==> v24: inputs <==
## ConvEngine
module ConvEngine (
    input         clk,
    input         rst,
    input  [31:0] DMAport,        
    input         acc_enable,     
    input         acc_clear,      
    output [31:0] result          
);
clock: 9.4 ns
lec_check: 0
abc_area: 0
cap_margin: 20
cell_pad_in_sites_detail_placement: 0
core_margin: 5
core_utilization: 22
cts_cluster_diameter: 259
cts_cluster_size: 56
gpl_routability_driven: 0
gpl_timing_driven: 1
max_routing_layer: met4
place_density: 0.35
slew_margin: 20
tns_end_percent: 100
run.sh (not shown) runs the stock make flow with config.mk's settings and CLKGATE_MAP_FILE=.
==> v8 (differences from v24) <==
==> flow/config.mk (replaced) <==
export PLATFORM = sky130hd
export DESIGN_NAME = ConvEngine
export DESIGN_NICKNAME = ConvEngine
export VERILOG_FILES = /design/flow/design.v
export SDC_FILE = /design/flow/constraint.sdc
export NUM_CORES = 4
export LEC_CHECK = 0
export CAP_MARGIN = 20
export CORE_MARGIN = 2
export CORE_UTILIZATION = 40
export SLEW_MARGIN = 20
==> flow/constraint.sdc (replaced) <==
create_clock -name core_clock -period 10.0 [get_ports {clk}]
set_input_delay 2.0000 -clock core_clock [delete_from_list [all_inputs] [get_ports {clk}]]
set_output_delay 2.0000 -clock core_clock [all_outputs]
set_load 0.01 [all_outputs]
==> v15 (differences from v24) <==
==> flow/config.mk (replaced) <==
export PLATFORM = sky130hd
export DESIGN_NAME = ConvEngine
export DESIGN_NICKNAME = ConvEngine
export VERILOG_FILES = /design/flow/design.v
export SDC_FILE = /design/flow/constraint.sdc
export NUM_CORES = 4
export LEC_CHECK = 0
export CAP_MARGIN = 20
export CORE_MARGIN = 2
export CORE_UTILIZATION = 60
export CTS_CLUSTER_SIZE = 100
export SLEW_MARGIN = 20
==> flow/constraint.sdc (replaced) <==
create_clock -name core_clock -period 5.15 [get_ports {clk}]
set_input_delay 1.0300 -clock core_clock [delete_from_list [all_inputs] [get_ports {clk}]]
set_output_delay 1.0300 -clock core_clock [all_outputs]
set_load 0.01 [all_outputs]
==> v25 (differences from v24) <==
==> flow/config.mk (replaced) <==
export PLATFORM = sky130hd
export DESIGN_NAME = ConvEngine
export DESIGN_NICKNAME = ConvEngine
export VERILOG_FILES = /design/flow/design.v
export SDC_FILE = /design/flow/constraint.sdc
export NUM_CORES = 4
export LEC_CHECK = 0
export ABC_AREA = 1
export CAP_MARGIN = 20
export CELL_PAD_IN_SITES_DETAIL_PLACEMENT = 0
export CORE_ASPECT_RATIO = 0.61
export CORE_MARGIN = 5
export CORE_UTILIZATION = 21
export CTS_CLUSTER_SIZE = 11
export GPL_ROUTABILITY_DRIVEN = 0
export GPL_TIMING_DRIVEN = 1
export MAX_ROUTING_LAYER = met4
export PLACE_DENSITY = 0.78
export SETUP_SLACK_MARGIN = 0.42
export SLEW_MARGIN = 20
==> flow/constraint.sdc (replaced) <==
create_clock -name core_clock -period 7.01 [get_ports {clk}]
set_input_delay 1.4020 -clock core_clock [delete_from_list [all_inputs] [get_ports {clk}]]
set_output_delay 1.4020 -clock core_clock [all_outputs]
set_load 0.01 [all_outputs]
==> results <==
Outcome: v25 complete, but fails checks; v15 complete, but fails checks; v24 finished clean; v8 finished clean
Violated checks: v25 setup timing; v15 setup timing; v24 -; v8 -
Post-synthesis mux area share: v25 0%; v15 5.04%; v24 5.04%; v8 5.04%
Summed standard-cell area reported by yosys: v25 36,600 sq um; v15 35,700 sq um; v24 35,700 sq um; v8 35,700 sq um
Reg area: v25 4480 sq um; v15 4470 sq um; v24 4420 sq um; v8 4400 sq um
Die width: v25 545 microns; v15 248 microns; v24 413 microns; v8 303 microns
Top area contributor share: v25 49.6%; v15 50.9%; v24 50.9%; v8 50.9%
Share of synthesized area occupied by flip-flops and latches: v25 12.0%; v15 12.3%; v24 12.3%; v8 12.3%
M2 GR Usage: v25 18.5%; v15 53.3%; v24 22.2%; v8 34.4%
Met3 Use GR: v25 5.37%; v15 7.36%; v24 1.43%; v8 3.24%
Post-Route Setup TNS: v25 -18.84 ns; v15 -80.85 ns; v24 0 ns; v8 0 ns
Largest net degree at the start of global routing: v25 80; v15 60; v24 71; v8 69
RSZ-0062 raised after global routing: v25 true; v15 true; v24 false; v8 false

---

==> build 62 <==
==> flow/design.v <==
module MUX(input [31:0] DMAport, output reg [24:0] out0, out1, out2, out3, out4, out5);
	always @ (*) begin
		out0 = 25'b0;
		out1 = 25'b0;
		out2 = 25'b0;
		out3 = 25'b0;
		out4 = 25'b0;
		out5 = 25'b0;
		case(DMAport[2:0])
			3'b000: out0 = DMAport[31:7];
			3'b001: out1 = DMAport[31:7];
			3'b010: out2 = DMAport[31:7];
			3'b011: out3 = DMAport[31:7];
			3'b100: out4 = DMAport[31:7];
			3'b101: out5 = DMAport[31:7];
			default:;
		endcase
	end
endmodule
module Register(input clk, input rst, input enable, input [23:0] datain, output reg [23:0] dataout);
	always @ (posedge clk or posedge rst) begin
		if (rst)
			dataout <= 24'b0;
		else if(enable)
			dataout <= datain;
	end
endmodule
module Wallace_BaughWooley (
    input  signed [7:0] a,
    input  signed [7:0] b,
    output signed [15:0] prod
);
    assign prod = a * b;
endmodule
module ConvEngine (
    input         clk,
    input         rst,
    input  [31:0] DMAport,        
    input         acc_enable,     
    input         acc_clear,      
    output [31:0] result          
);
    wire [24:0] mux_out0, mux_out1, mux_out2, mux_out3, mux_out4, mux_out5;
    MUX demux (
        .DMAport(DMAport),
        .out0(mux_out0),
        .out1(mux_out1),
        .out2(mux_out2),
        .out3(mux_out3),
        .out4(mux_out4),
        .out5(mux_out5)
    );
    wire [23:0] reg_data [5:0];
    Register reg0 (
        .clk(clk),
        .rst(rst),
        .enable(mux_out0[0]),
        .datain(mux_out0[24:1]),
        .dataout(reg_data[0])
    );
    Register reg1 (
        .clk(clk),
        .rst(rst),
        .enable(mux_out1[0]),
        .datain(mux_out1[24:1]),
        .dataout(reg_data[1])
    );
    Register reg2 (
        .clk(clk),
        .rst(rst),
        .enable(mux_out2[0]),
        .datain(mux_out2[24:1]),
        .dataout(reg_data[2])
    );
    Register reg3 (
        .clk(clk),
        .rst(rst),
        .enable(mux_out3[0]),
        .datain(mux_out3[24:1]),
        .dataout(reg_data[3])
    );
    Register reg4 (
        .clk(clk),
        .rst(rst),
        .enable(mux_out4[0]),
        .datain(mux_out4[24:1]),
        .dataout(reg_data[4])
    );
    Register reg5 (
        .clk(clk),
        .rst(rst),
        .enable(mux_out5[0]),
        .datain(mux_out5[24:1]),
        .dataout(reg_data[5])
    );
    wire signed [7:0] pixel [8:0];
    wire signed [7:0] kernel [8:0];
    assign pixel[0] = reg_data[0][23:16];
    assign pixel[1] = reg_data[0][15:8];
    assign pixel[2] = reg_data[0][7:0];
    assign pixel[3] = reg_data[1][23:16];
    assign pixel[4] = reg_data[1][15:8];
    assign pixel[5] = reg_data[1][7:0];
    assign pixel[6] = reg_data[2][23:16];
    assign pixel[7] = reg_data[2][15:8];
    assign pixel[8] = reg_data[2][7:0];
    assign kernel[0] = reg_data[3][23:16];
    assign kernel[1] = reg_data[3][15:8];
    assign kernel[2] = reg_data[3][7:0];
    assign kernel[3] = reg_data[4][23:16];
    assign kernel[4] = reg_data[4][15:8];
    assign kernel[5] = reg_data[4][7:0];
    assign kernel[6] = reg_data[5][23:16];
    assign kernel[7] = reg_data[5][15:8];
    assign kernel[8] = reg_data[5][7:0];
    wire signed [15:0] prod [8:0];
    Wallace_BaughWooley mult0 (.a(pixel[0]), .b(kernel[0]), .prod(prod[0]));
    Wallace_BaughWooley mult1 (.a(pixel[1]), .b(kernel[1]), .prod(prod[1]));
    Wallace_BaughWooley mult2 (.a(pixel[2]), .b(kernel[2]), .prod(prod[2]));
    Wallace_BaughWooley mult3 (.a(pixel[3]), .b(kernel[3]), .prod(prod[3]));
    Wallace_BaughWooley mult4 (.a(pixel[4]), .b(kernel[4]), .prod(prod[4]));
    Wallace_BaughWooley mult5 (.a(pixel[5]), .b(kernel[5]), .prod(prod[5]));
    Wallace_BaughWooley mult6 (.a(pixel[6]), .b(kernel[6]), .prod(prod[6]));
    Wallace_BaughWooley mult7 (.a(pixel[7]), .b(kernel[7]), .prod(prod[7]));
    Wallace_BaughWooley mult8 (.a(pixel[8]), .b(kernel[8]), .prod(prod[8]));
    wire signed [31:0] prod_ext [8:0];
    assign prod_ext[0] = {{16{prod[0][15]}}, prod[0]};
    assign prod_ext[1] = {{16{prod[1][15]}}, prod[1]};
    assign prod_ext[2] = {{16{prod[2][15]}}, prod[2]};
    assign prod_ext[3] = {{16{prod[3][15]}}, prod[3]};
    assign prod_ext[4] = {{16{prod[4][15]}}, prod[4]};
    assign prod_ext[5] = {{16{prod[5][15]}}, prod[5]};
    assign prod_ext[6] = {{16{prod[6][15]}}, prod[6]};
    assign prod_ext[7] = {{16{prod[7][15]}}, prod[7]};
    assign prod_ext[8] = {{16{prod[8][15]}}, prod[8]};
    wire signed [31:0] sum_products;
    assign sum_products = prod_ext[0] + prod_ext[1] + prod_ext[2] +
                          prod_ext[3] + prod_ext[4] + prod_ext[5] +
                          prod_ext[6] + prod_ext[7] + prod_ext[8];
    reg signed [31:0] accumulator;
    always @(posedge clk or posedge rst) begin
        if (rst) begin
            accumulator <= 32'b0;
        end else if (acc_clear) begin
            accumulator <= 32'b0;
        end else if (acc_enable) begin
            accumulator <= accumulator + sum_products;
        end
    end
    assign result = accumulator;
endmodule
==> flow/run.sh <==
#!/bin/bash
# the make line also repeats each setting of config.mk as NAME=value (left out here)
make -C /OpenROAD-flow-scripts/flow DESIGN_CONFIG=/design/flow/config.mk WORK_HOME=/design/flow/orfs CLKGATE_MAP_FILE= finish
==> flow/config.mk <==
export PLATFORM = sky130hd
export DESIGN_NAME = ConvEngine
export DESIGN_NICKNAME = ConvEngine
export VERILOG_FILES = /design/flow/design.v
export SDC_FILE = /design/flow/constraint.sdc
export NUM_CORES = 4
export LEC_CHECK = 0
export CAP_MARGIN = 15
export CELL_PAD_IN_SITES_DETAIL_PLACEMENT = 1
export CORE_ASPECT_RATIO = 0.74
export CORE_MARGIN = 9
export CORE_UTILIZATION = 42
export CTS_CLUSTER_SIZE = 90
export GPL_ROUTABILITY_DRIVEN = 0
export GPL_TIMING_DRIVEN = 1
export HOLD_SLACK_MARGIN = 0.2
export SETUP_SLACK_MARGIN = 0.65
export SLEW_MARGIN = 20
export TNS_END_PERCENT = 70
==> flow/constraint.sdc <==
create_clock -name core_clock -period 10.0 [get_ports {clk}]
set_input_delay 2.0000 -clock core_clock [delete_from_list [all_inputs] [get_ports {clk}]]
set_output_delay 2.0000 -clock core_clock [all_outputs]
set_load 0.01 [all_outputs]
==> build 78 (differences from build 62) <==
CAP_MARGIN = 20   (was 15)
CELL_PAD_IN_SITES_DETAIL_PLACEMENT = not set   (was 1)
CORE_ASPECT_RATIO = not set   (was 0.74)
CORE_MARGIN = 2   (was 9)
CORE_UTILIZATION = 72   (was 42)
CTS_CLUSTER_SIZE = 38   (was 90)
GPL_ROUTABILITY_DRIVEN = not set   (was 0)
GPL_TIMING_DRIVEN = not set   (was 1)
HOLD_SLACK_MARGIN = not set   (was 0.2)
MAX_ROUTING_LAYER = met4   (was not set)
SETUP_SLACK_MARGIN = not set   (was 0.65)
TNS_END_PERCENT = not set   (was 70)
==> flow/constraint.sdc (replaced) <==
create_clock -name core_clock -period 6.42 [get_ports {clk}]
set_input_delay 1.2840 -clock core_clock [delete_from_list [all_inputs] [get_ports {clk}]]
set_output_delay 1.2840 -clock core_clock [all_outputs]
set_load 0.01 [all_outputs]
==> trial 16 (differences from build 62) <==
CAP_MARGIN = 20   (was 15)
CELL_PAD_IN_SITES_DETAIL_PLACEMENT = not set   (was 1)
CORE_ASPECT_RATIO = not set   (was 0.74)
CORE_MARGIN = 2   (was 9)
CORE_UTILIZATION = 24   (was 42)
CTS_CLUSTER_SIZE = not set   (was 90)
GPL_ROUTABILITY_DRIVEN = not set   (was 0)
GPL_TIMING_DRIVEN = not set   (was 1)
HOLD_SLACK_MARGIN = not set   (was 0.2)
SETUP_SLACK_MARGIN = not set   (was 0.65)
TNS_END_PERCENT = not set   (was 70)
==> flow/constraint.sdc (replaced) <==
create_clock -name core_clock -period 10.9 [get_ports {clk}]
set_input_delay 2.1800 -clock core_clock [delete_from_list [all_inputs] [get_ports {clk}]]
set_output_delay 2.1800 -clock core_clock [all_outputs]
set_load 0.01 [all_outputs]
==> notes <==
Of trial 16 and build 62, build 62 has the higher count of clock-buffer cells in the layout (gap 5).
Non-clock buffer count, lowest first: trial 16, build 62, build 78.
First-iteration DRC count: trial 16 is lower than build 62 (6.3%).
Wire length: trial 16 < build 62 < build 78.
Trial 16 completed with no timing, DRC or antenna violations. Build 78 finished but failed the layout checks on negative setup slack. Build 62 finished with timing, DRC and antenna clean.
Final cell count: build 62 is larger than build 78 (about 2.5%).
